--- flow/config.mk ---
export PLATFORM = sky130hd
export DESIGN_NAME = System
export DESIGN_NICKNAME = System
export VERILOG_FILES = /design/flow/design.v
export SDC_FILE = /design/flow/constraint.sdc
export NUM_CORES = 4
export LEC_CHECK = 0
export CAP_MARGIN = 20
export CORE_MARGIN = 2
export CORE_UTILIZATION = 23
export SLEW_MARGIN = 20
--- flow/constraint.sdc ---
create_clock -name core_clock -period 10.2 [get_ports {clk}]
set_input_delay 2.0400 -clock core_clock [delete_from_list [all_inputs] [get_ports {clk}]]
set_output_delay 2.0400 -clock core_clock [all_outputs]
set_load 0.01 [all_outputs]
--- flow/design.v ---
module RCServo(clk, rst, RxD_data, RCServo_pulse);
input clk;
input rst;
input [9:0] RxD_data;
output RCServo_pulse;
reg [9:0] RxD_data_reg;
always @(posedge clk) if(rst) RxD_data_reg <= 10'd0; else RxD_data_reg <= RxD_data;
parameter ClkDiv = 195;   
reg [7:0] ClkCount;
reg ClkTick;
always @(posedge clk) if(rst) ClkTick <= 1'b0; else ClkTick <= (ClkCount==ClkDiv-2);  
always @(posedge clk) if(rst) ClkCount <= 8'b0; else if(ClkTick) ClkCount <= 8'b0; else ClkCount <= ClkCount + 1'b1; 
reg [11:0] PulseCount;
always @(posedge clk) if(rst) PulseCount <= 12'b0; else if(ClkTick) PulseCount <= PulseCount + 1'b1;  
reg [9:0] RCServo_position;
always @(posedge clk) if(rst) RCServo_position <= 10'd0; else if(PulseCount==0) RCServo_position <= RxD_data_reg; 
reg RCServo_pulse;
always @(posedge clk) if(rst) RCServo_pulse <= 1'b0; else RCServo_pulse <= (PulseCount < {2'b00,RCServo_position}); 
endmodule
module multiplexerServo(select, normalSort, servoTest, muxOut);
input [0:0] select;		 
input [9:0] normalSort, servoTest;	 
output [9:0] muxOut;	 
reg [9:0] muxOut;	 
parameter normal = 1'b0, test = 1'b1;  
always@(select or normalSort or servoTest)
	begin
		case(select)
			normal:
				begin
				muxOut <= normalSort;	 
				end
			test:
				begin
				muxOut <= servoTest;	 
				end
		endcase
	end
endmodule
module multiplexerFour(select, muxOut, startOut, controllerInput, maintenanceInput, controllerStart, maintenanceStart);
input [0:0] select;	 
input controllerStart, maintenanceStart;	 
input [2:0] controllerInput, maintenanceInput;	 
output startOut;	 
output [2:0] muxOut;	 
reg startOut;
reg [2:0] muxOut;
parameter controller = 1'b0, maintenance = 1'b1; 
always@(select or controllerInput or maintenanceStart or controllerStart or maintenanceInput)
	begin
		case(select)
			controller:
				begin
				startOut <= controllerStart;	 
				muxOut <= controllerInput;	 
				end
			maintenance:
				begin
				startOut <= maintenanceStart;	 
				muxOut <= maintenanceInput;	 
				end
		endcase
	end
endmodule
module multiplexerOutput(select, normalOutput, maintenanceOutput, muxOut);
input [0:0] select;		 
input [2:0] normalOutput, maintenanceOutput;	 
output [2:0] muxOut;	 
reg [2:0] muxOut;	 
parameter normal = 1'b0, maintenance = 1'b1;  
always@(select or normalOutput or maintenanceOutput)
	begin
		case(select)
			normal:
				begin
				muxOut <= normalOutput;	 
				end
			maintenance:
				begin
				muxOut <= maintenanceOutput;	 
				end
		endcase
	end
endmodule
module multiplexerSeven(select, mbedInput, controllerOutput, maintenanceOutput);
input [0:0] select;	 
input [6:0] mbedInput;	 
output [6:0] controllerOutput, maintenanceOutput;	 
reg [6:0] controllerOutput, maintenanceOutput;	 
parameter controller = 1'b0, maintenance = 1'b1;  
always@(select or mbedInput)
	begin
		case(select)
			controller:
				begin
				controllerOutput <= mbedInput;	 
				maintenanceOutput <= 7'b0111111;	 
				end
			maintenance:
				begin
				maintenanceOutput <= mbedInput;	 
				controllerOutput <= 7'b1101110;	 
				end
		endcase
	end
endmodule
module multiplexerThree(select, controllerInput, maintenanceInput, controllerStart, maintenanceStart, startOut, muxOut);
input [0:0] select;
input [0:0] controllerStart, maintenanceStart;
input [1:0] controllerInput, maintenanceInput;
output [0:0] startOut;
output [1:0] muxOut;
reg [0:0] startOut;
reg [1:0] muxOut;
parameter controller = 1'b0, maintenance = 1'b1; 
always@(select or controllerStart or controllerInput or maintenanceStart or maintenanceInput)
	begin
		case(select)
			controller:
				begin
				startOut <= controllerStart;
				muxOut <= controllerInput;
				end
			maintenance:
				begin
				startOut <= maintenanceStart;
				muxOut <= maintenanceInput;
				end
		endcase
	end
endmodule
module controller(clk, rst, mbedInput, mbedOutput, sortStart, sortColour, dispenseStart, dispense, sortCompleteIn, dispenseCompleteIn);
input rst;
input clk;					 
input [6:0] mbedInput;		 
input sortCompleteIn, dispenseCompleteIn;
output [2:0] mbedOutput;	 
output [2:0] sortColour;	 
output [0:0] sortStart, dispenseStart;	 
output [1:0] dispense;		 
reg [6:0] mbedInput_reg;	 
reg [6:0] mbedInputCheck;
reg [0:0] sortStart;
reg [2:0] sortColour;
reg [0:0] dispenseStart;
reg [1:0] dispense;			
reg [2:0] mbedOutput;
reg sortCompleteOut, dispenseCompleteOut;
reg recieved;
reg [15:0] count;
always@(posedge clk)
	if(rst)
		begin
		mbedInput_reg <= 0;
		mbedInputCheck <= 0;
		sortStart <= 0;
		sortColour <= 0;
		dispenseStart <= 0;
		dispense <= 0;
		mbedOutput <= 0;
		sortCompleteOut <= 0;
		dispenseCompleteOut <= 0;
		recieved <= 0;
		count <= 0;
		end
	else
	begin
	if(sortCompleteIn == 1'b1)	 
		begin
		sortCompleteOut <= 1'b1;	 
		end
	if(dispenseCompleteIn == 1'b1)  
		begin
		dispenseCompleteOut <= 1'b1;  
		end
	if(mbedInputCheck != mbedInput)
		begin
		mbedInputCheck <= mbedInput;	 
		mbedInput_reg <= mbedInput;	 
		recieved <= 1'b1;	 
		sortCompleteOut <= 1'b0;	 
		dispenseCompleteOut <= 1'b0;	 
		end
	else
		begin
		if(count >= 50000)	 
			begin
			count <= 16'b0;
			recieved <= 1'b0;
			end
		else
			begin
			count <= count + 1'b1;
			end
		end
	sortStart <= mbedInput_reg[0:0];		 
	sortColour <= mbedInput_reg[3:1];	 
	dispenseStart <= mbedInput_reg[4:4];	 
	dispense <= mbedInput_reg[6:5];		 
	mbedOutput[0:0] <= recieved;		 
	mbedOutput[1:1] <= sortCompleteOut;	 
	mbedOutput[2:2] <= dispenseCompleteOut;	 
	end
endmodule
module dispense(clk, rst, start, dispense, dispenseServoRed, dispenseServoGreenBlue, complete, redLED, greenLED, blueLED);
input rst;
input clk, start;  
input [1:0] dispense;	 
output [9:0] dispenseServoRed, dispenseServoGreenBlue;	 
output complete;
output [0:0] redLED, greenLED, blueLED;
reg [3:0] state;  
reg [9:0] dispenseServoRed, dispenseServoGreenBlue;  
reg [14:0] pause;  
reg [1:0] dispense_reg, dispenseCheck;  
reg complete;
reg [0:0] redLED, greenLED, blueLED;
parameter control = 4'd0, red = 4'd1, redSecond = 4'd2, redThird = 4'd3, green = 4'd4, greenSecond = 4'd5, greenThird = 4'd6, blue = 4'd7, blueSecond = 4'd8, blueThird = 4'd9;
always@(posedge clk)
	if(rst)
		begin
		dispenseServoRed <= 10'd440;
		dispenseServoGreenBlue <= 10'd375;
		state <= 0;
		pause <= 0;
		dispense_reg <= 0;
		dispenseCheck <= 0;
		complete <= 0;
		redLED <= 0;
		greenLED <= 0;
		blueLED <= 0;
		end
	else
	begin
		if(dispense != dispenseCheck)	 
			begin
			dispenseCheck <= dispense;	 
			dispense_reg <= dispense;	 
			complete <= 1'b0;
			end
		if(start == 1'b1)	 
			begin
				case(state)
						control:		 
							begin
							if(dispense_reg == 2'b00)	 
								begin
								dispense_reg <= 2'b11;	 
								state <= red;			 
								end
							else if(dispense_reg == 2'b01)	 
								begin
								dispense_reg <= 2'b11;	 
								state <= green;			 
								end
							else if(dispense_reg == 2'b10)	 
								begin
								dispense_reg <= 2'b11;	 
								state <= blue;			 
								end
							else
								begin
								state <= control;		 
								end
							end
						red:			 
							begin
							redLED <= 1'b1;
							dispenseServoRed <= 10'd200;	 
							state <= redSecond;			 
							end
						redSecond:		 
							begin
							if(pause >= 30000)		 
								begin
								pause <= 15'b0;				 
								dispenseServoRed <= 10'd440;	 
								state <= redThird;
								end
							else
								begin
								pause <= pause + 1'b1;		 
								state <= redSecond;		 
								end
							end
						redThird:
							begin
							if(pause >= 20000)		 
								begin
								pause <= 15'b0;
								complete <= 1'b1;	 
								redLED <= 1'b0;
								state <= control;	 
								end
							else
								begin
								pause <= pause + 1'b1;
								state <= redThird;
								end
							end
						green:			 
							begin
							greenLED <= 1'b1;
							dispenseServoGreenBlue <= 10'd355;
							if(pause >= 15000)		 
								begin
								pause <= 15'b0;
								state <= greenSecond;				 
								end
							else
								begin
								pause <= pause + 1'b1;
								state <= green;
								end						
							end
						greenSecond:	 
							begin
							dispenseServoGreenBlue <= 10'd590;	 
							if(pause >= 20000)		 
								begin
								pause <= 15'b0;				 
								state <= greenThird;
								end
							else
								begin
								pause <= pause + 1'b1;		 
								state <= greenSecond;	 
								end
							end
						greenThird:
							begin
							dispenseServoGreenBlue <= 10'd375;	 
							if(pause >= 20000)		 
								begin
								pause <= 15'b0;
								complete <= 1'b1;	 
								greenLED <= 1'b0;
								state <= control;	 
								end
							else
								begin
								pause <= pause + 1'b1;
								state <= greenThird;
								end
							end
						blue:			 
							begin
							blueLED <= 1'b1;
							dispenseServoGreenBlue <= 10'd395;
							if(pause >= 15000)		 
								begin
								pause <= 15'b0;
								state <= blueSecond;			 
								end
							else
								begin
								pause <= pause + 1'b1;
								state <= blue;
								end
							end
						blueSecond:		 
							begin
							dispenseServoGreenBlue <= 10'd10;	 
							if(pause >= 20000)			 
								begin
								pause <= 15'b0;					 
								state <= blueThird;
								end
							else
								begin
								pause <= pause + 1'b1;		 
								state <= blueSecond;	 
								end
							end
						blueThird:
							begin
								dispenseServoGreenBlue <= 10'd375;	 
								if(pause >= 20000)		 
								begin
								pause <= 15'b0;
								complete <= 1'b1;	 
								blueLED <= 1'b0;
								state <= control;	 
								end
							else
								begin
								pause <= pause + 1'b1;
								state <= blueThird;
								end
							end
				endcase
			end
	end	
endmodule
module sort(clk, rst, start, colour, sortServoRedBlue, sortServoGreenOther, sortServoBinRecycle, liftUp, liftDown, complete, redLED, greenLED, blueLED);
input rst;
input clk, start;
input [2:0] colour;
output [9:0] sortServoRedBlue, sortServoGreenOther, sortServoBinRecycle;
output [0:0] liftUp, liftDown;
output complete;
output [0:0] redLED, greenLED, blueLED;
reg [9:0] sortServoRedBlue, sortServoGreenOther, sortServoBinRecycle;
reg [0:0] liftUp, liftDown;
reg [3:0] state;
reg [16:0] pause;
reg [2:0] colour_reg, colourCheck;
reg complete;
reg [0:0] redLED, greenLED, blueLED;
parameter colourSense = 4'd0, red = 4'd1, redSecond = 4'd2, green = 4'd3, greenSecond = 4'd4,
		  blue = 4'd5, blueSecond = 4'd6, bin = 4'd7, binSecond = 4'd8, binThird = 4'd9,
		  recycle = 4'd10, recycleSecond = 4'd11, recycleThird = 4'd12, lift = 4'd13, liftTwo = 4'd14, liftThree = 4'd15;
always@(posedge clk)
	if(rst)
		begin
		sortServoRedBlue <= 10'd355;
		sortServoGreenOther <= 10'd340;
		sortServoBinRecycle <= 10'd580;
		liftUp <= 1'b1;
		liftDown <= 1'b0;
		state <= 0;
		pause <= 0;
		colour_reg <= 0;
		colourCheck <= 0;
		complete <= 0;
		redLED <= 0;
		greenLED <= 0;
		blueLED <= 0;
		end
	else
	begin
		if(colour != colourCheck)
				begin
					colourCheck <= colour;
					colour_reg <= colour;
					complete <= 1'b0;
				end
		if(start == 1'b1)
			begin
				case(state)
					colourSense:					 
						begin
							if(colour_reg == 3'b000)	 
								begin
								colour_reg <= 3'b111;	 
								state <= red;
								end
							else if(colour_reg == 3'b001)  
								begin
								colour_reg <= 3'b111;	 
								state <= green;
								end
							else if(colour_reg == 3'b010)	 
								begin
								colour_reg <= 3'b111;	 
								state <= blue;
								end
							else if(colour_reg == 3'b011)	 
								begin
								colour_reg <= 3'b111;	 
								state <= bin;
								end
							else if(colour_reg == 3'b100)	 
								begin
								colour_reg <= 3'b111;	 
								state <= recycle;
								end
							else if(colour_reg == 3'b101)	 
								begin
								colour_reg <= 3'b111;	 
								state <= lift;
								end
							else
								begin
								state <= colourSense;
								end
						end
					red:							 
						begin
						redLED <= 1'b1;
						sortServoRedBlue <= 10'd570;   
							if(pause >= 20000)		 
								begin
								pause <= 17'b0;                  
								sortServoRedBlue <= 10'd355;     
								state <= redSecond;  
								end
							else
								begin
								pause <= pause + 1'b1;	 
								state <= red;	 
								end                    
						end
					redSecond:
						begin
						if(pause >= 5000)		 
							begin
							pause <= 17'b0;
							complete <= 1'b1;	 
							redLED <= 1'b0;
							state <= colourSense;  
							end
						else
							begin
							pause <= pause + 1'b1;
							state <= redSecond;
							end
						end
					green:							 
						begin
						greenLED <= 1'b1;
						sortServoGreenOther <= 10'd70; 	 
							if(pause >= 20000)		 
								begin
								pause <= 17'b0;
								sortServoGreenOther <= 10'd340;	 
								state <= greenSecond;			 
								end
							else						 
								begin
								pause <= pause + 1'b1;	 
								state <= green;			 
								end				 
						end
					greenSecond:
						begin
						if(pause >= 5000)		 
							begin
							pause <= 17'b0;
							complete <= 1'b1;	 
							greenLED <= 1'b0;
							state <= colourSense;  
							end
						else
							begin
							pause <= pause + 1'b1;	 
							state <= greenSecond;	 
							end	
						end
					blue:							 
						begin
						blueLED <= 1'b1;
						sortServoRedBlue <= 10'd185;   
							if(pause >= 20000)	 
								begin
								pause <= 17'b0;                  
								sortServoRedBlue <= 10'd355;     
								state <= blueSecond;
								end
							else
								begin
								pause <= pause + 1'b1;	 
								state <= blue;	 
								end					
						end
					blueSecond:
						begin
						if(pause >= 5000)	 
							begin
							pause <= 17'b0;
							complete <= 1'b1;	 
							blueLED <= 1'b0;
							state <= colourSense;		 
							end
						else
							begin
							pause <= pause + 1'b1;
							state <= blueSecond;
							end
						end
					bin:							 
						begin
						sortServoGreenOther <= 10'd560;	 
						sortServoBinRecycle <= 10'd350;	 
							if(pause >= 20000)	 
								begin
								pause <= 17'b0;																
								sortServoGreenOther <= 10'd340;	 
								state <= binSecond;	 
								end
							else
								begin
								pause <= pause + 1'b1;	 
								state <= bin;	 
								end			
						end
					binSecond:
						begin
						if(pause >= 20000)	 
								begin
								pause <= 17'b0;
								sortServoBinRecycle <= 10'd580;	 
								state <= binThird;
								end
							else
								begin
								pause <= pause + 1'b1;	 
								state <= binSecond;	 
								end
						end
					binThird:
						begin
						if(pause >= 5000)	 
							begin
							pause <= 17'b0;
							complete <= 1'b1;	 
							state <= colourSense;			 
							end
						else
							begin
							pause <= pause + 1'b1;
							state <= binThird;
							end
						end
					recycle:						 
						begin
						sortServoGreenOther <= 10'd560;	 
						sortServoBinRecycle <= 10'd580;	 
							if(pause >= 20000)	 
								begin
								pause <= 17'b0;								
								sortServoGreenOther <= 10'd340;	 
								state <= recycleSecond;		 
								end
							else
								begin
								pause <= pause + 1'b1;	 
								state <= recycle;	 
								end										
						end
					recycleSecond:
						begin
						if(pause >= 20000)	 
							begin
							pause <= 17'b0;
							sortServoBinRecycle <= 10'd350;	 
							state <= recycleThird;
							end
						else
							begin
							pause <= pause + 1'b1;	 
							state <= recycleSecond;	 
							end	
						end
					recycleThird:
						begin
						if(pause >= 5000)		 
							begin
							pause <= 17'b0;
							complete <= 1'b1;	 
							state <= colourSense;	 
							end
						else
							begin
							pause <= pause + 1'b1;
							state <= recycleThird;
							end
						end
					lift:				 
						begin
						liftUp <= 1'b0; 
						liftDown <= 1'b0; 
						if(pause >= 100000)	 
							begin
							pause <= 17'b0;
							state <= liftTwo;	 
							end
						else
							begin
							pause <= pause + 1'b1;
							state <= lift;
							end
						end
					liftTwo:
						begin
						liftUp <= 1'b1; 
						liftDown <= 1'b0; 
						if(pause >= 10000)		 
							begin
							pause <= 17'b0;
							state <= liftThree;
							end
						else
							begin
							pause <= pause + 1'b1;
							state <= liftTwo;
							end
						end
					liftThree:
						begin
						liftUp <= 1'b1;  
						liftDown <= 1'b1; 
						if(pause >= 100000)		 
							begin
							pause <= 17'b0;
							liftUp <= 1'b1; 
							liftDown <= 1'b0; 
							complete <= 1'b1;	 
							state <= colourSense;
							end
						else
							begin
							pause <= pause + 1'b1;
							state <= liftThree;
							end
						end
				endcase
		end
	end
endmodule
module maintenance(clk, rst, inputSignal, results, sortStart, dispenseStart, sortColour, dispense, sortComplete, dispenseComplete,
			selectRedBlue, selectGreenOther, selectBinRecycle, selectRed, selectGreenBlue, positionRedBlue, positionGreenOther, positionBinRecycle, positionRed, positionGreenBlue, state);
input rst;
input clk;
input [6:0] inputSignal;
input sortComplete, dispenseComplete;
output [2:0] results;
output [2:0] sortColour;	 
output sortStart, dispenseStart;	 
output [1:0] dispense;		 
output [9:0] positionRedBlue, positionGreenOther, positionBinRecycle, positionRed, positionGreenBlue;
output selectRedBlue, selectGreenOther, selectBinRecycle, selectRed, selectGreenBlue;
output [4:0] state;
reg [4:0] state;
reg [0:0] start;
reg [5:0] controlSignal;
reg [5:0] controlSignal_reg;
reg [5:0] controlSignalCheck;
reg [2:0] sortColour;
reg sortStart, dispenseStart;
reg [1:0] dispense;
reg [2:0] results;
reg [0:0] complete;
reg [0:0] received;
reg [14:0] pause;
reg [15:0] count;
reg [9:0] positionRedBlue, positionGreenOther, positionBinRecycle, positionRed, positionGreenBlue;
reg selectRedBlue, selectGreenOther, selectBinRecycle, selectRed, selectGreenBlue;
parameter control = 5'd0, binHopper = 5'd1, dispenseRed = 5'd2, dispenseGreen = 5'd3, dispenseBlue = 5'd4,
		  testRedBlueLeft = 5'd5, testRedBlueCentre = 5'd6, testRedBlueRight = 5'd7, testGreenOtherUp = 5'd8,
		  testGreenOtherCentre = 5'd9, testGreenOtherDown = 5'd10, testBinRecycleLeft = 5'd11,
		  testBinRecycleRight = 5'd12, testRedPush = 5'd13, testRedHome = 5'd14, testGreenBlueLeft = 5'd15,
		  testGreenBlueCentre = 5'd16, testGreenBlueRight = 5'd17, maintenanceEND = 5'd18;
always@(posedge clk)
	if(rst) results <= 3'b0; else
	begin
	results[0:0] <= received;
	results[1:1] <= complete;
	results[2:2] <= 1'b0;
	end
always@(posedge clk)
	if(rst)
		begin
		dispense <= 2'b11;
		sortColour <= 3'b111;
		state <= 0;
		pause <= 0;
		count <= 0;
		start <= 0;
		controlSignal <= 0;
		controlSignal_reg <= 0;
		controlSignalCheck <= 0;
		sortStart <= 0;
		dispenseStart <= 0;
		complete <= 0;
		received <= 0;
		positionRedBlue <= 0;
		positionGreenOther <= 0;
		positionBinRecycle <= 0;
		positionRed <= 0;
		positionGreenBlue <= 0;
		selectRedBlue <= 0;
		selectGreenOther <= 0;
		selectBinRecycle <= 0;
		selectRed <= 0;
		selectGreenBlue <= 0;
		end
	else
	begin
		controlSignal <= inputSignal[5:0];	 
		start <= inputSignal[6:6];			 
		if(controlSignal != controlSignalCheck)	 
			begin
			controlSignalCheck <= controlSignal;	 
			controlSignal_reg <= controlSignal;		 
			received <= 1'b1;	 
			complete <= 1'b0;	 
			end
		else if(count == 50000)	 
			begin
			count <= 16'b0;
			received <= 1'b0;
			end
		else
			begin
			count <= count + 1'b1;
			end
		if(start)	 
			begin
				case(state)
					control:
						begin
							if(controlSignal_reg == 6'b000001)	 
								begin
								controlSignal_reg <= 6'b111111;	 
								state <= binHopper;
								end
							else if(controlSignal_reg == 6'b000010)	 
								begin
								controlSignal_reg <= 6'b111111;	 
								state <= dispenseRed;
								end
							else if(controlSignal_reg == 6'b000011)	 
								begin
								controlSignal_reg <= 6'b111111;	 
								state <= dispenseGreen;
								end
							else if(controlSignal_reg == 6'b000100)	 
								begin
								controlSignal_reg <= 6'b111111;	 
								state <= dispenseBlue;
								end
							else if(controlSignal_reg == 6'b000101)	 
								begin
								controlSignal_reg <= 6'b111111;	 
								state <= testRedBlueLeft;
								end
							else if(controlSignal_reg == 6'b000110)	 
								begin
								controlSignal_reg <= 6'b111111;	 
								state <= testRedBlueCentre;
								end
							else if(controlSignal_reg == 6'b000111)	 
								begin
								controlSignal_reg <= 6'b111111;	 
								state <= testRedBlueRight;
								end
							else if(controlSignal_reg == 6'b001000)	 
								begin
								controlSignal_reg <= 6'b111111;	 
								state <= testGreenOtherUp;
								end
							else if(controlSignal_reg == 6'b001001)	 
								begin
								controlSignal_reg <= 6'b111111;	 
								state <= testGreenOtherCentre;
								end
							else if(controlSignal_reg == 6'b001010)	 
								begin
								controlSignal_reg <= 6'b111111;	 
								state <= testGreenOtherDown;
								end
							else if(controlSignal_reg == 6'b001011)	 
								begin
								controlSignal_reg <= 6'b111111;	 
								state <= testBinRecycleLeft;
								end
							else if(controlSignal_reg == 6'b001100)	 
								begin
								controlSignal_reg <= 6'b111111;	 
								state <= testBinRecycleRight;
								end
							else if(controlSignal_reg == 6'b001101)	 
								begin
								controlSignal_reg <= 6'b111111;	 
								state <= testRedPush;	
								end
							else if(controlSignal_reg == 6'b001110)	 
								begin
								controlSignal_reg <= 6'b111111;	 
								state <= testRedHome;
								end
							else if(controlSignal_reg == 6'b001111)	 
								begin
								controlSignal_reg <= 6'b111111;	 
								state <= testGreenBlueLeft;
								end
							else if(controlSignal_reg == 6'b010000)	 
								begin
								controlSignal_reg <= 6'b111111;	 
								state <= testGreenBlueCentre;
								end
							else if(controlSignal_reg == 6'b010001)	 
								begin
								controlSignal_reg <= 6'b111111;	 
								state <= testGreenBlueRight;
								end
							else if(controlSignal_reg == 6'b010010)	 
								begin
								controlSignal_reg <= 6'b111111;	 
								state <= maintenanceEND;
								end
							else		 
								begin
								state <= control;
								end
						end
					binHopper:			 
						begin
						sortStart <= 1'b1;	 
						sortColour <= 3'b011;	 
						if(sortComplete)	 
							begin
							sortColour <= 3'b111;	 
							sortStart <= 1'b0;		 
							complete <= 1'b1;		 
							state <= control;		
							end
						else				 
							begin
							state <= binHopper;
							end
						end
					dispenseRed:		 
						begin
						dispenseStart <= 1'b1;	 
						dispense <= 2'b00;		 
						if(dispenseComplete)	 
							begin
							dispense <= 2'b11;	 
							dispenseStart <= 1'b0;	 
							complete <= 1'b1;	 
							state <= control;	 
							end
						else
							begin
							state <= dispenseRed;	 
							end
						end
					dispenseGreen:		 
						begin
						dispenseStart <= 1'b1;	 
						dispense <= 2'b01;		 
						if(dispenseComplete)	 
							begin
							dispense <= 2'b11;	 
							dispenseStart <= 1'b0;	 
							complete <= 1'b1;	 
							state <= control;	 
							end
						else
							begin
							state <= dispenseGreen;	 
							end
						end
					dispenseBlue:		 
						begin
						dispenseStart <= 1'b1;	 
						dispense <= 2'b10;		 
						if(dispenseComplete)	 
							begin
							dispense <= 2'b11;	 
							dispenseStart <= 1'b0;	 
							complete <= 1'b1;	 
							state <= control;	 
							end
						else
							begin
							state <= dispenseBlue;  
							end
						end
					testRedBlueLeft:
						begin
						selectRedBlue <= 1'b1;
						positionRedBlue <= 10'd570;	 
						if(pause == 25000)	 
							begin
							pause <= 15'b0;	 
							complete <= 1'b1;
							state <= control;	 
							end
						else
							begin
							pause <= pause + 1'b1;
							state <= testRedBlueLeft;
							end
						end
					testRedBlueCentre:
						begin
						selectRedBlue <= 1'b1;
						positionRedBlue <= 10'd355;	 
						if(pause == 25000)	 
							begin
							pause <= 15'b0;	 
							complete <= 1'b1;
							state <= control;	 
							end
						else
							begin
							pause <= pause + 1'b1;	 
							state <= testRedBlueCentre;	 
							end
						end
					testRedBlueRight:
						begin
						selectRedBlue <= 1'b1;
						positionRedBlue <= 10'd185;	 
						if(pause == 25000)	 
							begin
							pause <= 15'b0;	 
							complete <= 1'b1;
							state <= control;	 
							end
						else
							begin
							pause <= pause + 1'b1;	 
							state <= testRedBlueRight;	 
							end
						end
					testGreenOtherUp:
						begin
						selectGreenOther <= 1'b1;
						positionGreenOther <= 10'd560;	 
						if(pause == 25000)	 
							begin
							pause <= 15'b0;	 
							complete <= 1'b1;
							state <= control;	 
							end
						else
							begin
							pause <= pause + 1'b1;	 
							state <= testGreenOtherUp;	 
							end
						end
					testGreenOtherCentre:
						begin
						selectGreenOther <= 1'b1;
						positionGreenOther <= 10'd340;	 
						if(pause == 25000)	 
							begin
							pause <= 15'b0;	 
							complete <= 1'b1;
							state <= control;	 
							end
						else
							begin
							pause <= pause + 1'b1;	 
							state <= testGreenOtherCentre;	 
							end
						end
					testGreenOtherDown:
						begin
						selectGreenOther <= 1'b1;
						positionGreenOther <= 10'd70;	 
						if(pause == 25000)	 
							begin
							pause <= 15'b0;	 
							complete <= 1'b1;
							state <= control;	 
							end
						else
							begin
							pause <= pause + 1'b1;	 
							state <= testGreenOtherDown;	 
							end
						end
					testBinRecycleLeft:
						begin
						selectBinRecycle <= 1'b1;
						positionBinRecycle <= 10'd350;	 
						if(pause == 25000)	 
							begin
							pause <= 15'b0;	 
							complete <= 1'b1;
							state <= control;	 
							end
						else
							begin
							pause <= pause + 1'b1;	 
							state <= testBinRecycleLeft;	 
							end
						end
					testBinRecycleRight:
						begin
						selectBinRecycle <= 1'b1;
						positionBinRecycle <= 10'd580;	 
						if(pause == 25000)	 
							begin
							pause <= 15'b0;	 
							complete <= 1'b1;
							state <= control;	 
							end
						else
							begin
							pause <= pause + 1'b1;	 
							state <= testBinRecycleRight;	 
							end
						end
					testRedPush:
						begin
						selectRed <= 1'b1;
						positionRed <= 10'd200;	 
						if(pause == 25000)	 
							begin
							pause <= 15'b0;	 
							complete <= 1'b1;
							state <= control;	 
							end
						else
							begin
							pause <= pause + 1'b1;	 
							state <= testRedPush;	 
							end
						end
					testRedHome:
						begin
						selectRed <= 1'b1;
						positionRed <= 10'd440;	 
						if(pause == 25000)	 
							begin
							pause <= 15'b0;	 
							complete <= 1'b1;
							state <= control;	 
							end
						else
							begin
							pause <= pause + 1'b1;	 
							state <= testRedHome;	 
							end
						end
					testGreenBlueLeft:
						begin
						selectGreenBlue <= 1'b1;
						positionGreenBlue <= 10'd550;	 
						if(pause == 25000)	 
							begin
							pause <= 15'b0;	 
							complete <= 1'b1;
							state <= control;	 
							end
						else
							begin
							pause <= pause + 1'b1;	 
							state <= testGreenBlueLeft;	 
							end
						end
					testGreenBlueCentre:
						begin
						selectGreenBlue <= 1'b1;
						positionGreenBlue <= 10'd355;	 
						if(pause == 25000)	 
							begin
							pause <= 15'b0;	 
							complete <= 1'b1;
							state <= control;	 
							end
						else
							begin
							pause <= pause + 1'b1;	 
							state <= testGreenBlueCentre;	 
							end
						end
					testGreenBlueRight:
						begin
						selectGreenBlue <= 1'b1;
						positionGreenBlue <= 10'd10;	 
						if(pause == 25000)	 
							begin
							pause <= 15'b0;	 
							complete <= 1'b1;
							state <= control;	 
							end
						else
							begin
							pause <= pause + 1'b1;	 
							state <= testGreenBlueRight;	 
							end
						end
					maintenanceEND:
						begin
						selectRedBlue <= 1'b1;
						selectGreenOther <= 1'b1;
						selectBinRecycle <= 1'b1;
						selectRed <= 1'b1;
						selectGreenBlue <= 1'b1;
						positionRedBlue <= 10'd355;
						positionGreenOther <= 10'd355;
						positionBinRecycle <= 10'd580;
						positionRed <= 10'd440;
						positionGreenBlue <= 10'd355;
						if(pause == 25000)	 
							begin
							pause <= 15'b0;
							selectRedBlue <= 1'b0;
							selectGreenOther <= 1'b0;
							selectBinRecycle <= 1'b0;
							selectRed <= 1'b0;
							selectGreenBlue <= 1'b0;
							complete <= 1'b1;
							state <= control;
							end
						else
							begin
							pause <= pause + 1'b1;
							state <= maintenanceEND;
							end
						end
				endcase
			end
	end
endmodule
module System(
	clk,
	rst,
	mbed,
	select,
	GreenBlueServoOut,
	RedServoOut,
	BinRecycleServoOut,
	RedBlueServoOut,
	GreenOtherServoOut,
	dispenseBlueLED,
	dispenseComplete,
	dispenseGreenLED,
	dispenseRedLED,
	mainState,
	mbedOutput,
	results,
	sortBlueLED,
	sortComplete,
	sortGreenLED,
	sortRedLED
);
input	clk;
input	rst;
input	[6:0] mbed;
input	[0:0] select;
output	GreenBlueServoOut;
output	RedServoOut;
output	BinRecycleServoOut;
output	RedBlueServoOut;
output	GreenOtherServoOut;
output	[0:0] dispenseBlueLED;
output	[0:0] dispenseComplete;
output	[0:0] dispenseGreenLED;
output	[0:0] dispenseRedLED;
output	[4:0] mainState;
output	[2:0] mbedOutput;
output	[2:0] results;
output	[0:0] sortBlueLED;
output	[0:0] sortComplete;
output	[0:0] sortGreenLED;
output	[0:0] sortRedLED;
wire	[1:0] conDispenseColour;
wire	[0:0] conDispenseStart;
wire	[2:0] conSortColour;
wire	[0:0] conSortStart;
wire	[2:0] controllerOutput;
wire	[0:0] dispenseComplete_ALTERA_SYNTHESIZED;
wire	[9:0] mainBinRecycle;
wire	[1:0] mainDispenseColour;
wire	[0:0] maindispenseStart;
wire	[9:0] mainGreenBlue;
wire	[9:0] mainGreenOther;
wire	[9:0] mainRed;
wire	[9:0] mainRedBlue;
wire	[2:0] mainSortColour;
wire	[0:0] mainSortStart;
wire	[2:0] maintenanceOutput;
wire	[9:0] normalBinRecycle;
wire	[9:0] normalGreenBlue;
wire	[9:0] normalGreenOther;
wire	[9:0] normalRed;
wire	[9:0] normalRedBlue;
wire	[0:0] selectBinRecycle;
wire	[0:0] selectGreenBlue;
wire	[0:0] selectGreenOther;
wire	[0:0] selectRed;
wire	[0:0] selectRedBlue;
wire	[0:0] sortComplete_ALTERA_SYNTHESIZED;
wire	[0:0] startSort;
wire	[9:0] SYNTHESIZED_WIRE_0;
wire	[9:0] SYNTHESIZED_WIRE_1;
wire	[9:0] SYNTHESIZED_WIRE_2;
wire	[2:0] SYNTHESIZED_WIRE_3;
wire	[6:0] SYNTHESIZED_WIRE_4;
wire	[6:0] SYNTHESIZED_WIRE_5;
wire	[0:0] SYNTHESIZED_WIRE_6;
wire	[1:0] SYNTHESIZED_WIRE_7;
wire	[9:0] SYNTHESIZED_WIRE_8;
wire	[9:0] SYNTHESIZED_WIRE_9;
RCServo	b2v_BinRecycleServo(.clk(clk),.rst(rst),
.RxD_data(SYNTHESIZED_WIRE_0),.RCServo_pulse(BinRecycleServoOut));
defparam	b2v_BinRecycleServo.ClkDiv = 4;
multiplexerServo	b2v_BinRecycleServoMux(.normalSort(normalBinRecycle),
.select(selectBinRecycle),.servoTest(mainBinRecycle),.muxOut(SYNTHESIZED_WIRE_0));
defparam	b2v_BinRecycleServoMux.normal = 'b0;
defparam	b2v_BinRecycleServoMux.test = 'b1;
RCServo	b2v_GreenBlueServo(.clk(clk),.rst(rst),
.RxD_data(SYNTHESIZED_WIRE_1),.RCServo_pulse(GreenBlueServoOut));
defparam	b2v_GreenBlueServo.ClkDiv = 4;
multiplexerServo	b2v_GreenBlueServoMux(.normalSort(normalGreenBlue),
.select(selectGreenBlue),.servoTest(mainGreenBlue),.muxOut(SYNTHESIZED_WIRE_1));
defparam	b2v_GreenBlueServoMux.normal = 'b0;
defparam	b2v_GreenBlueServoMux.test = 'b1;
RCServo	b2v_GreenOtherServo(.clk(clk),.rst(rst),
.RxD_data(SYNTHESIZED_WIRE_2),.RCServo_pulse(GreenOtherServoOut));
defparam	b2v_GreenOtherServo.ClkDiv = 4;
multiplexerServo	b2v_GreenOtherServoMux(.normalSort(normalGreenOther),
.select(selectGreenOther),.servoTest(mainGreenOther),.muxOut(SYNTHESIZED_WIRE_2));
defparam	b2v_GreenOtherServoMux.normal = 'b0;
defparam	b2v_GreenOtherServoMux.test = 'b1;
sort	b2v_inst(.clk(clk),.rst(rst),
.start(startSort),.colour(SYNTHESIZED_WIRE_3),.complete(sortComplete_ALTERA_SYNTHESIZED),.blueLED(sortBlueLED),.greenLED(sortGreenLED),.redLED(sortRedLED),.sortServoBinRecycle(normalBinRecycle),.sortServoGreenOther(normalGreenOther),.sortServoRedBlue(normalRedBlue));
defparam	b2v_inst.bin = 'b0111;
defparam	b2v_inst.binSecond = 'b1000;
defparam	b2v_inst.binThird = 'b1001;
defparam	b2v_inst.blue = 'b0101;
defparam	b2v_inst.blueSecond = 'b0110;
defparam	b2v_inst.colourSense = 'b0000;
defparam	b2v_inst.green = 'b0011;
defparam	b2v_inst.greenSecond = 'b0100;
defparam	b2v_inst.recycle = 'b1010;
defparam	b2v_inst.recycleSecond = 'b1011;
defparam	b2v_inst.recycleThird = 'b1100;
defparam	b2v_inst.red = 'b0001;
defparam	b2v_inst.redSecond = 'b0010;
multiplexerFour	b2v_inst11(.controllerStart(conSortStart),
.maintenanceStart(mainSortStart),.controllerInput(conSortColour),.maintenanceInput(mainSortColour),.select(select),.startOut(startSort),.muxOut(SYNTHESIZED_WIRE_3));
defparam	b2v_inst11.controller = 'b0;
defparam	b2v_inst11.maintenance = 'b1;
multiplexerOutput	b2v_inst12(.maintenanceOutput(maintenanceOutput),
.normalOutput(controllerOutput),.select(select),.muxOut(mbedOutput));
defparam	b2v_inst12.maintenance = 'b1;
defparam	b2v_inst12.normal = 'b0;
multiplexerThree	b2v_inst17(.controllerInput(conDispenseColour),
.controllerStart(conDispenseStart),.maintenanceInput(mainDispenseColour),.maintenanceStart(maindispenseStart),.select(select),.muxOut(SYNTHESIZED_WIRE_7),.startOut(SYNTHESIZED_WIRE_6));
defparam	b2v_inst17.controller = 'b0;
defparam	b2v_inst17.maintenance = 'b1;
maintenance	b2v_inst2(.clk(clk),.rst(rst),
.sortComplete(sortComplete_ALTERA_SYNTHESIZED),.dispenseComplete(dispenseComplete_ALTERA_SYNTHESIZED),.inputSignal(SYNTHESIZED_WIRE_4),.sortStart(mainSortStart),.dispenseStart(maindispenseStart),.selectRedBlue(selectRedBlue),.selectGreenOther(selectGreenOther),.selectBinRecycle(selectBinRecycle),.selectRed(selectRed),.selectGreenBlue(selectGreenBlue),.dispense(mainDispenseColour),.positionBinRecycle(mainBinRecycle),.positionGreenBlue(mainGreenBlue),.positionGreenOther(mainGreenOther),.positionRed(mainRed),.positionRedBlue(mainRedBlue),.results(maintenanceOutput),.sortColour(mainSortColour),.state(mainState));
defparam	b2v_inst2.binHopper = 'b00001;
defparam	b2v_inst2.control = 'b00000;
defparam	b2v_inst2.dispenseBlue = 'b00100;
defparam	b2v_inst2.dispenseGreen = 'b00011;
defparam	b2v_inst2.dispenseRed = 'b00010;
defparam	b2v_inst2.maintenanceEND = 'b10010;
defparam	b2v_inst2.testBinRecycleLeft = 'b01011;
defparam	b2v_inst2.testBinRecycleRight = 'b01100;
defparam	b2v_inst2.testGreenBlueCentre = 'b10000;
defparam	b2v_inst2.testGreenBlueLeft = 'b01111;
defparam	b2v_inst2.testGreenBlueRight = 'b10001;
defparam	b2v_inst2.testGreenOtherCentre = 'b01001;
defparam	b2v_inst2.testGreenOtherDown = 'b01010;
defparam	b2v_inst2.testGreenOtherUp = 'b01000;
defparam	b2v_inst2.testRedBlueCentre = 'b00110;
defparam	b2v_inst2.testRedBlueLeft = 'b00101;
defparam	b2v_inst2.testRedBlueRight = 'b00111;
defparam	b2v_inst2.testRedHome = 'b01110;
defparam	b2v_inst2.testRedPush = 'b01101;
controller	b2v_inst3(.clk(clk),.rst(rst),
.sortCompleteIn(sortComplete_ALTERA_SYNTHESIZED),.dispenseCompleteIn(dispenseComplete_ALTERA_SYNTHESIZED),.mbedInput(SYNTHESIZED_WIRE_5),.dispense(conDispenseColour),.dispenseStart(conDispenseStart),.mbedOutput(controllerOutput),.sortColour(conSortColour),.sortStart(conSortStart));
multiplexerSeven	b2v_inst4(.mbedInput(mbed),
.select(select),.controllerOutput(SYNTHESIZED_WIRE_5),.maintenanceOutput(SYNTHESIZED_WIRE_4));
defparam	b2v_inst4.controller = 'b0;
defparam	b2v_inst4.maintenance = 'b1;
dispense	b2v_inst6(.clk(clk),.rst(rst),
.start(SYNTHESIZED_WIRE_6),.dispense(SYNTHESIZED_WIRE_7),.complete(dispenseComplete_ALTERA_SYNTHESIZED),.blueLED(dispenseBlueLED),.dispenseServoGreenBlue(normalGreenBlue),.dispenseServoRed(normalRed),.greenLED(dispenseGreenLED),.redLED(dispenseRedLED));
defparam	b2v_inst6.blue = 'b0111;
defparam	b2v_inst6.blueSecond = 'b1000;
defparam	b2v_inst6.blueThird = 'b1001;
defparam	b2v_inst6.control = 'b0000;
defparam	b2v_inst6.green = 'b0100;
defparam	b2v_inst6.greenSecond = 'b0101;
defparam	b2v_inst6.greenThird = 'b0110;
defparam	b2v_inst6.red = 'b0001;
defparam	b2v_inst6.redSecond = 'b0010;
defparam	b2v_inst6.redThird = 'b0011;
RCServo	b2v_RedBlueServo(.clk(clk),.rst(rst),
.RxD_data(SYNTHESIZED_WIRE_8),.RCServo_pulse(RedBlueServoOut));
defparam	b2v_RedBlueServo.ClkDiv = 4;
multiplexerServo	b2v_RedBlueServoMux(.normalSort(normalRedBlue),
.select(selectRedBlue),.servoTest(mainRedBlue),.muxOut(SYNTHESIZED_WIRE_8));
defparam	b2v_RedBlueServoMux.normal = 'b0;
defparam	b2v_RedBlueServoMux.test = 'b1;
RCServo	b2v_RedServo(.clk(clk),.rst(rst),
.RxD_data(SYNTHESIZED_WIRE_9),.RCServo_pulse(RedServoOut));
defparam	b2v_RedServo.ClkDiv = 4;
multiplexerServo	b2v_RedServoMux(.normalSort(normalRed),
.select(selectRed),.servoTest(mainRed),.muxOut(SYNTHESIZED_WIRE_9));
defparam	b2v_RedServoMux.normal = 'b0;
defparam	b2v_RedServoMux.test = 'b1;
assign	dispenseComplete = dispenseComplete_ALTERA_SYNTHESIZED;
assign	results = maintenanceOutput;
assign	sortComplete = sortComplete_ALTERA_SYNTHESIZED;
endmodule
--- flow/run.sh ---
#!/bin/bash
# the make line also repeats each setting of config.mk as NAME=value (left out here)
make -C /OpenROAD-flow-scripts/flow DESIGN_CONFIG=/design/flow/config.mk WORK_HOME=/design/flow/orfs CLKGATE_MAP_FILE= finish
==> results of run 1 <==
per-stage QoR:
step                instance area [um2]  hold slack (ps)  worst slack, ps  power, W  std cells
floorplan                         17600              405             5200   0.00178       2009
global route                      20300              468             4330   0.00356       3026
finish                            20300              437             4400   0.00342       3026
global placement                  18800              423             4380   0.00182       2946
CTS                               20300              443             4380   0.00347       3026
detailed placement                18800              429             4390   0.00182       2946
layout make-up:
type,count,share of cell area (%)
inverters,96,1.77
clock inverters,20,1.12
clock buffers,60,6.26
multi-input cells,1432,43.5
flip-flops and latches,400,39.4
repair buffers,40,1.89
well taps,978,6.02
routing by layer:
metal	vias up	track usage, %	routed length [um]
met5	-	0	0
met4	0	2.98	697
met3	51	1.85	1330
met2	135	14.6	16000
met1	6061	12.6	18300
li1	6911	-	-
==> results.tsv, run 1 <==
metric	value	unit
Die W	280	um
Post-synth regs	400	
CTS H-tree lvls	2	
Pwr top	registers	
Top Family by Delay on Critical Path	buffers and inverters	
grt total ovfl	0	
delay of the slowest critical-path stage	500	ps
crit path capture type	primary output	
Max VDD drop	0.121	mV
Top Ports	34	
Hold Fails Final Rpt	0	
Worst Reg2Reg Path Length in Cells	5	
vias in the first global route	12385	
top cell type by instance count after synthesis	dfxtp_1	
CTS tree	done	
max_cap viols	0	
Critical-path top delay cell	clkdlybuf4s50_1	
Synth top area share	45.6	%
Post-Synth Adder-Cell Area	4.92	%
area delta synth->final	15.8	%
crit path capture	mbedOutput[0]	
Setup Fix Bufs, Post-CTS	0	
Post-synth area hogs	dfxtp_1 46%, nor2_1 7.1%, xor2_1 4.9%	
Pleak	7.55	nW
number of diodes	0	
Hold Crit Depth	2	
via count	13158	
max_slew headroom	31.2	%
Slew @ Worst Pin	1030	ps
YS chip area	0.0176	mm2
yosys warning tally	10	
min-delay src	b2v_inst2.received	
Sequential Power	0.00163	W
Synth Net Count	2088	
row cnt	101	
clock share of power	47.8	%
Simple-Gate Area Share	22.6	%
Routed WL per cell	12.0	um
critical path startpoint category	input port	
fmax	172	MHz
Avg Inst Size Synth	8.74	um2
Initial Util	23.2	%
Die Size	0.0785	mm2
flop-to-flop setup slack	7390	ps
Initial DRC Count	557	
critical path class	in2out	
Die Span Y	280	um
power per cell area	168	mW/mm2
FFs w/ async S/R, synth	0	%
RSZ-0062 raised after global routing	no	
Seq share, synth	45.6	%
Post-Synthesis Cells	2009	
Gate power share	4.6	%
logic area	0.00885	mm2
cell mode on critical path	clkdlybuf4s50_1	
crit-path max FO	34	
vias per cell	4.35	
Final period util	56.8	%
Latency at later pin	570	ps
clk_skew	27.0	ps
hold path endpoint	b2v_inst2.results[0]	
Combinational Power	0.000157	W
Internal	0.00264	W
Seq pwr share	47.6	%
HP Class	reg2reg	
reg-to-reg critical path endpoint	b2v_inst2.pause[6]	
DRC	0	
gpl congestion	0.776	
largest net degree at the start of global routing	86	
Core ar.	0.0757	mm2
WP buf/inv	3	
# clock sinks	400	
hpwl dp	24.5	mm
Final Max Slew Viols	0	
setup_tns	0	ps
worst path cell trace	clkdlybuf4s50_1 > buf_4 > mux2_2 > clkdlybuf4s50_1	
Mapped Area	0.0176	mm2
yosys cell count	2009	
Inserted Clock Buffers	44	
xor+xnor area frac	7.33	%
Crit path required time	8160	ps
clock root buffer	clkbuf_16	
Seq. cell area	0.00801	mm2
DR pass1 iterations	4	
RR Startpoint	b2v_inst2.state[4]	
Post-synth EDFFs	0	
Post-Route WL	36.3	mm
I/O Buffers	32	
Total Nets Final	2093	
Dominant flop cell	dfxtp_1	
first-pass GRT wire length	61.7	mm
Synth top cells by count	400 x dfxtp_1, 334 x nor2_1, 144 x nand2_1	
Crit path depth	4	
CTS resizes	0	
Fill cells	8036	
tool warnings	47	
Clock net power	0.00163	W
fin crit period	5800	ps
Max Buffers Root-to-Sink	3	
mux share	4.20	%
yosys aoi share	11.3	%
NetSw	0.000775	W
hold buffer count at cts	0	
Synth area leader	dfxtp_1	
Synth logic family	simple AND/OR/NAND/NOR gates	
Worst EP arrival	3760	ps
outcome	complete, no violations	
initial antenna violation count	0	
Clk pin slew, worst setup/hold paths	60	ps
Post-DRT Antenna Nets	0	
Crit. Startpoint	select[0]	
# setup viols final	0	
all-layer global routing usage	9.26	%
Util after Layout	26.8	%
Sw Share	22.7	%
distinct lib cells	74	
==> run 2, diff against run 1 <==
CELL_PAD_IN_SITES_GLOBAL_PLACEMENT = 2   (was not set)
CORE_ASPECT_RATIO = 1.03   (was not set)
CORE_UTILIZATION = 44   (was 23)
CTS_CLUSTER_DIAMETER = 41   (was not set)
CTS_CLUSTER_SIZE = 59   (was not set)
GPL_TIMING_DRIVEN = 1   (was not set)
HOLD_SLACK_MARGIN = -0.07   (was not set)
SETUP_SLACK_MARGIN = 0.84   (was not set)
SLEW_MARGIN = 10   (was 20)
TNS_END_PERCENT = 20   (was not set)
clock period = 8.49 ns   (was 10.2 ns; I/O delays follow)
==> run 2 against run 1 <==
Still clean; combinational power rose by about 20%; die area fell by 47%; clock skew shrank 5.6 ps; area after synthesis is the same; first-iteration DRC count rose by 0.90%; sequential share of layout area up 0.073 points; synthesized cell count unchanged; largest power group is now clock.
==> results.tsv, run 2 <==
metric	value	unit
outcome	complete, no violations	
Top Family by Delay on Critical Path	buffers and inverters	
Post-Synth Adder-Cell Area	4.92	%
Post-synth regs	400	
DRC	0	
Mapped Area	0.0176	mm2
Crit path depth	4	
Max VDD drop	0.168	mV
worst path cell trace	clkdlybuf4s50_1 > buf_4 > mux2_2 > clkdlybuf4s50_1	
yosys aoi share	11.3	%
Crit. Startpoint	select[0]	
setup_tns	0	ps
top cell type by instance count after synthesis	dfxtp_1	
power per cell area	226	mW/mm2
hpwl dp	25.3	mm
Post-synth EDFFs	0	
Critical-path top delay cell	clkdlybuf4s50_1	
Synth logic family	simple AND/OR/NAND/NOR gates	
NetSw	0.00108	W
Gate power share	4.1	%
Seq share, synth	45.6	%
I/O Buffers	32	
Core ar.	0.0395	mm2
Routed WL per cell	14.6	um
max_cap viols	0	
max layer used	met4	
clk_skew	21.4	ps
Seq pwr share	42.7	%
worst setup margin	3420	ps
Hold Crit Depth	2	
max_slew headroom	29.9	%
# clock sinks	400	
Hold Fails Final Rpt	0	
RSZ-0062 raised after global routing	no	
Synth top cells by count	400 x dfxtp_1, 334 x nor2_1, 144 x nand2_1	
Setup Fix Bufs, Post-CTS	0	
hold path endpoint	b2v_GreenBlueServo.RCServo_position[2]	
crit path capture type	primary output	
Max Buffers Root-to-Sink	3	
Sw Share	23.4	%
Top Ports	34	
worst slack at placement	3420	ps
gpl congestion	0.760	
CTS tree	done	
Post-Route WL	38.0	mm
Initial DRC Count	562	
min-delay src	b2v_GreenBlueServo.RxD_data_reg[2]	
Die Size	0.0415	mm2
Pwr top	clock	
distinct lib cells	74	
crit-path max FO	34	
Sequential Power	0.00196	W
Clock net power	0.00244	W
mux share	4.20	%
Post-DRT Antenna Nets	0	
Crit path required time	6790	ps
CTS resizes	0	
number of diodes	0	
YS chip area	0.0176	mm2
tool warnings	49	
Synth Net Count	2088	
grt total ovfl	0	
Die W	201	um
critical path class	in2out	
Final period util	59.7	%
critical path startpoint category	input port	
Inserted Clock Buffers	59	
Slew @ Worst Pin	1050	ps
reg-to-reg critical path endpoint	b2v_inst2.pause[11]	
Dominant flop cell	dfxtp_1	
Total Nets Final	2109	
Initial Util	44.4	%
Synth area leader	dfxtp_1	
Non-Filler Cell Area, Final	0.0203	mm2
clock root buffer	clkbuf_16	
CTS H-tree lvls	2	
row cnt	74	
Post-Synthesis Cells	2009	
logic area	0.00885	mm2
crit path capture	mbedOutput[0]	
Latency at later pin	600	ps
Seq. cell area	0.00801	mm2
largest net degree at the start of global routing	84	
via count	13554	
Final Max Slew Viols	0	
yosys warning tally	10	
all-layer global routing usage	18.5	%
Simple-Gate Area Share	22.6	%
Synth top area share	45.6	%
xor+xnor area frac	7.33	%
vias per cell	5.19	
Routed met2 length	16.7	mm
# setup viols final	0	
flop-to-flop setup slack	5680	ps
DR pass1 iterations	4	
Worst EP arrival	3370	ps
Fill cells	3806	
total power draw	0.00459	W
Worst Reg2Reg Path Length in Cells	5	
Internal	0.00352	W
vias in the first global route	12920	
delay of the slowest critical-path stage	470	ps
yosys cell count	2009	
Post-synth area hogs	dfxtp_1 46%, nor2_1 7.1%, xor2_1 4.9%	
HP Class	reg2reg	
clock share of power	53.2	%
Avg Inst Size Synth	8.74	um2
WP buf/inv	3	
Met3 Routed Length	1.36	mm
RR Startpoint	b2v_inst2.state[4]	
hold slack	451	ps
Clk pin slew, worst setup/hold paths	50	ps
Pleak	7.78	nW
Combinational Power	0.000188	W
fmax	197	MHz
placed cell area	0.0183	mm2
fin crit period	5070	ps
area delta synth->final	15.6	%
M1 WL	19.0	mm
cell mode on critical path	clkdlybuf4s50_1	
initial antenna violation count	0	
first-pass GRT wire length	64.7	mm
hold buffer count at cts	0	
Die Span Y	207	um
FFs w/ async S/R, synth	0	%
-- run 2: final cells by class --
type                       instances  share of cell area, %
clock inverter                    38                   2.00
tap                              532                   3.28
sequential                       400                   39.5
timing repair buffer              41                   1.92
clock buffer                      73                   7.94
inverter                          96                   1.78
multi-input combinational       1432                   43.6
-- run 2: routing by layer --
metal | vias to the layer above | track usage, %
li1 | 6987 | -
met2 | 169 | 29.4
met1 | 6329 | 25.5
met3 | 69 | 3.23
met5 | - | 0
met4 | 0 | 6.72
-- run 2: metrics by stage --
stage,utilization (%),std cells
finish,51.3,2612
global route,51.3,2612
CTS,51.3,2611
detailed placement,46.2,2500
global placement,46.2,2500
floorplan,-,2009
==> run 3, diff against run 2 <==
CELL_PAD_IN_SITES_GLOBAL_PLACEMENT = not set   (was 2)
CORE_ASPECT_RATIO = 0.95   (was 1.03)
CORE_UTILIZATION = 72   (was 44)
CTS_CLUSTER_DIAMETER = 25   (was 41)
CTS_CLUSTER_SIZE = 10   (was 59)
GPL_TIMING_DRIVEN = not set   (was 1)
HOLD_SLACK_MARGIN = not set   (was -0.07)
PLACE_DENSITY_LB_ADDON = 0.12   (was not set)
SETUP_SLACK_MARGIN = 0.92   (was 0.84)
SLEW_MARGIN = 20   (was 10)
TNS_END_PERCENT = not set   (was 20)
clock period = 3.16 ns   (was 8.49 ns; I/O delays follow)
==> run 3 against run 2 <==
Still clean on timing, DRC and antenna; worst setup slack got worse by 2500 ps; first-iteration DRC count went up to 3.5 times the previous value; sequential power rose to 2.7 times the previous value; final area increased by 5.7%; combinational power grew to 3.3 times the previous value; critical path type is now reg2reg; largest power group unchanged.
==> results.tsv, run 3 <==
metric	value	unit
Sequential Power	0.00529	W
max_cap viols	0	
xor+xnor area frac	7.33	%
reg-to-reg critical path endpoint	b2v_inst2.count[5]	
min-delay src	b2v_GreenBlueServo.ClkCount[0]	
setup_tns	0	ps
Max Buffers Root-to-Sink	3	
DR pass1 iterations	8	
Critical-path top delay cell	nor3b_2	
Inserted Clock Buffers	87	
Clock net power	0.00923	W
fmax	439	MHz
Post-synth EDFFs	0	
Synth Net Count	2088	
Post-Route WL	47.7	mm
largest net degree at the start of global routing	123	
max_slew headroom	40.6	%
Top Ports	34	
all-layer global routing usage	35.1	%
worst setup margin	884	ps
Crit. Startpoint	b2v_inst2.controlSignal[3]	
number of diodes	0	
Post-Synthesis Cells	2009	
I/O Buffers	32	
outcome	complete, no violations	
Synth top cells by count	400 x dfxtp_1, 334 x nor2_1, 144 x nand2_1	
yosys cell count	2009	
Seq pwr share	34.9	%
FFs w/ async S/R, synth	0	%
Post-DRT Antenna Nets	0	
Die W	164	um
Clk pin slew, worst setup/hold paths	50	ps
hpwl dp	24.4	mm
DRC	0	
delay of the slowest critical-path stage	500	ps
WP buf/inv	1	
clock root buffer	clkbuf_16	
Slew @ Worst Pin	878	ps
# setup viols final	0	
worst slack at placement	-2.77	ps
Crit path depth	7	
Final Max Slew Viols	0	
Initial DRC Count	1964	
via count	15640	
distinct lib cells	74	
Seq share, synth	45.6	%
Post-Synth Adder-Cell Area	4.92	%
Dominant flop cell	dfxtp_1	
RR Startpoint	b2v_inst2.controlSignal[3]	
RSZ-0062 raised after global routing	yes	
NetSw	0.00348	W
top cell type by instance count after synthesis	dfxtp_1	
crit-path max FO	9	
hold buffer count at cts	0	
YS chip area	0.0176	mm2
critical path class	reg2reg	
tool warnings	52	
row cnt	55	
CTS H-tree lvls	3	
Final period util	72.0	%
Die Span Y	156	um
Hold Fails Final Rpt	0	
Pleak	8.54	nW
flop-to-flop setup slack	880	ps
first-pass GRT wire length	73.8	mm
initial antenna violation count	0	
worst path cell trace	xnor2_1 > nand4_1 > nor3_4 > buf_4 > nor3b_2 > a21oi_1 > o21ai_0	
clock share of power	61.0	%
Die Size	0.0256	mm2
critical path startpoint category	flip-flop	
Worst Reg2Reg Path Length in Cells	7	
HP Class	reg2reg	
Total Nets Final	2159	
Synth area leader	dfxtp_1	
crit path capture type	flip-flop	
hold slack	452	ps
area delta synth->final	22.1	%
Combinational Power	0.000618	W
Gate power share	4.1	%
power per cell area	706	mW/mm2
hold path endpoint	b2v_GreenBlueServo.ClkCount[0]	
mux share	4.20	%
Fill cells	1060	
yosys warning tally	10	
yosys aoi share	11.3	%
grt total ovfl	0	
Top Family by Delay on Critical Path	simple AND/OR/NAND/NOR gates	
Core ar.	0.0239	mm2
Synth logic family	simple AND/OR/NAND/NOR gates	
Latency at later pin	600	ps
Internal	0.0117	W
Max VDD drop	0.574	mV
Post-synth regs	400	
Worst EP arrival	2760	ps
Hold Crit Depth	1	
clk_skew	32.3	ps
gpl congestion	0.862	
Synth top area share	45.6	%
vias per cell	6.35	
Avg Inst Size Synth	8.74	um2
Post-synth area hogs	dfxtp_1 46%, nor2_1 7.1%, xor2_1 4.9%	
Crit path required time	3650	ps
vias in the first global route	15480	
Routed WL per cell	19.4	um
Mapped Area	0.0176	mm2
CTS tree	done	
crit path capture	b2v_inst2.count[5]	
Simple-Gate Area Share	22.6	%
Pwr top	clock	
Initial Util	73.5	%
Sw Share	23.0	%
fin crit period	2280	ps
# clock sinks	400	
## run 3: timing repair
| action | CTS | global route |
|---|---|---|
| pin swaps | 3 | 3 |
| setup endpoints to repair | 42 | 65 |
| cloned | 4 | 0 |
| gates resized | 30 | 20 |
| hold endpoints to repair | 0 | 0 |
| setup buffers | 4 | 7 |
## run 3: final cells by class
class,count,area [um2],share of cell area (%)
Tap cell,313,392,1.83
Inverter,96,360,1.68
Multi-Input combinational cell,1435,9030,42.1
Sequential cell,400,8020,37.4
Timing Repair Buffer,60,613,2.86
Clock inverter,48,622,2.90
Clock buffer,110,2410,11.2
## run 3: stage by stage
| stage | power, W | util [%] | std cells | area, um2 |
|---|---|---|---|---|
| 3_3_place_gp | 0.00585 | 75.7 | 2289 | 18100 |
| 4_1_cts | 0.0150 | 89.1 | 2455 | 21300 |
| 5_1_grt | 0.0155 | 89.8 | 2462 | 21400 |
| 2_1_floorplan | 0.00573 | - | 2009 | 17600 |
| 3_5_place_dp | 0.00588 | 75.7 | 2289 | 18100 |
| 6_report | 0.0151 | 89.8 | 2462 | 21400 |
## run 3: layer usage
layer | global-route usage [%] | up-vias | wire [um]
li1 | - | 7098 | -
met1 | 41.2 | 7431 | 18200
met2 | 61.6 | 887 | 23800
met3 | 6.86 | 224 | 3770
met4 | 16.4 | 0 | 1980
met5 | 0 | - | 0
==> run 4, diff against run 3 <==
CORE_ASPECT_RATIO = not set   (was 0.95)
CORE_UTILIZATION = 70   (was 72)
CTS_CLUSTER_DIAMETER = 61   (was 25)
CTS_CLUSTER_SIZE = not set   (was 10)
PLACE_DENSITY_LB_ADDON = not set   (was 0.12)
SETUP_SLACK_MARGIN = -0.17   (was 0.92)
clock period = 1.74 ns   (was 3.16 ns; I/O delays follow)
==> run 4 against run 3 <==
Fmax is 9.1% higher; total power up 34%; critical path depth grew 1; clock-buffer cell count down 55; critical path type unchanged; worst hold slack got worse by 250 ps; now fails the layout checks on negative setup slack.
==> results.tsv, run 4 <==
metric	value	unit
outcome	failed layout checks	
layout violations	negative setup slack	
xor+xnor area frac	7.33	%
Crit. Startpoint	b2v_inst3.mbedInput_reg[5]	
met3 usage	3.87	%
Total Nets Final	2261	
I/O Buffers	32	
number of diodes	0	
Gate power share	5.6	%
Pleak	8.52	nW
fin cells	2535	
Avg Inst Size Synth	8.74	um2
Crit path required time	2190	ps
Mapped Area	0.0176	mm2
fin crit period	2090	ps
Top Ports	34	
reg-to-reg critical path endpoint	b2v_inst3.count[14]	
tool warnings	52	
Post-Synthesis Cells	2009	
Post-Route WL	42.0	mm
CTS tree	done	
FFs w/ async S/R, synth	0	%
critical path class	reg2reg	
Slew @ Worst Pin	519	ps
Inserted Clock Buffers	41	
min-delay src	rst	
Die W	162	um
hpwl dp	26.8	mm
Combinational Power	0.00114	W
Sequential Power	0.00955	W
Post-synth EDFFs	0	
crit path capture type	flip-flop	
Final period util	120	%
RR Startpoint	b2v_inst3.mbedInput_reg[5]	
Worst Reg2Reg Path Length in Cells	8	
grt met2 use	55.7	%
Critical-path top delay cell	or4_4	
max_cap viols	0	
worst setup margin	-346	ps
yosys cell count	2009	
critical path startpoint category	flip-flop	
placed insts	2455	
Initial Util	71.8	%
hold path endpoint	b2v_GreenBlueServo.PulseCount[2]	
first-pass GRT wire length	67.7	mm
Seq. cell area	0.00802	mm2
Synth top cells by count	400 x dfxtp_1, 334 x nor2_1, 144 x nand2_1	
Synth top area share	45.6	%
top cell type by instance count after synthesis	dfxtp_1	
DRC	0	
yosys warning tally	10	
fmax	479	MHz
clk_skew	19.6	ps
flop-to-flop setup slack	-350	ps
Fill cells	1361	
worst path cell trace	xor2_1 > or4_4 > o211ai_2 > nand4_4 > buf_12 > buf_4 > or3_1 > a21oi_2	
crit path capture	b2v_inst3.count[14]	
Clock net power	0.00967	W
crit-path max FO	29	
# clock sinks	400	
gpl congestion	0.885	
Top Family by Delay on Critical Path	simple AND/OR/NAND/NOR gates	
max_slew headroom	65.0	%
Synth logic family	simple AND/OR/NAND/NOR gates	
Die Span Y	162	um
Post-synth regs	400	
area delta synth->final	20.7	%
CTS H-tree lvls	2	
Simple-Gate Area Share	22.6	%
Synth area leader	dfxtp_1	
mux share	4.20	%
met1 Usage GRT	36.7	%
Post-synth area hogs	dfxtp_1 46%, nor2_1 7.1%, xor2_1 4.9%	
largest net degree at the start of global routing	48	
yosys aoi share	11.3	%
Die Size	0.0264	mm2
clock root buffer	clkbuf_16	
Seq share, synth	45.6	%
DR pass1 iterations	6	
row cnt	57	
Worst EP arrival	2540	ps
Synth Net Count	2088	
vias per cell	5.94	
Hold Crit Depth	2	
via count	15058	
Hold Fails Final Rpt	0	
grt total ovfl	0	
Clk pin slew, worst setup/hold paths	60	ps
GR peak layer	met2	
setup_tns	-13580	ps
logic area	0.00915	mm2
Dominant flop cell	dfxtp_1	
vias in the first global route	14500	
HP Class	in2reg	
# setup viols final	118	
power per cell area	961	mW/mm2
WP buf/inv	2	
Internal	0.0160	W
Final Max Slew Viols	0	
delay of the slowest critical-path stage	410	ps
Seq pwr share	46.9	%
Initial DRC Count	1164	
initial antenna violation count	0	
YS chip area	0.0176	mm2
Crit path depth	8	
Post-DRT Antenna Nets	0	
Core ar.	0.0245	mm2
Routed WL per cell	16.6	um
RSZ-0062 raised after global routing	yes	
Latency at later pin	530	ps
Pwr top	clock	
all-layer global routing usage	30.5	%
hold buffer count at cts	0	
distinct lib cells	74	
clock share of power	47.5	%
Post-Synth Adder-Cell Area	4.92	%
Sw Share	21.5	%
NetSw	0.00438	W
Max VDD drop	0.942	mV
Max Buffers Root-to-Sink	3	
==> run 4: metal layers <==
layer / routed length (um) / vias up
met5: 0 / -
met4: 1300 / 0
met1: 17300 / 7177
li1: - / 7263
met3: 2010 / 120
met2: 21400 / 498
==> run 4: per-stage QoR <==
step                total power (W)  util [%]  worst slack, ps  hold WS, ps  cell area, um2
floorplan                    0.0104         -             -273          405           17600
detailed placement           0.0108      78.9             -870          444           19300
finish                       0.0204      86.6             -346          203           21200
global route                 0.0209      86.6             -413          189           21200
CTS                          0.0204      85.2             -347          174           20800
global placement             0.0107      78.9             -776          422           19300
==> run 4: timing repair <==
action / CTS / global route
gates cloned: 0 / 4
buffers inserted: 2 / 4
setup endpoints to repair: 65 / 76
pin swaps: 10 / 15
gates resized: 26 / 66
==> run 4: cell type report <==
type	count	area share, %
Timing Repair Buffer	211	8.30
Clock buffer	55	5.57
Sequential cell	400	37.8
Clock inverter	17	1.51
Inverter	96	1.70
Tap cell	324	1.91
Multi-Input combinational cell	1432	43.2
No activity file was given, so power comes from the tool's default toggle rates.
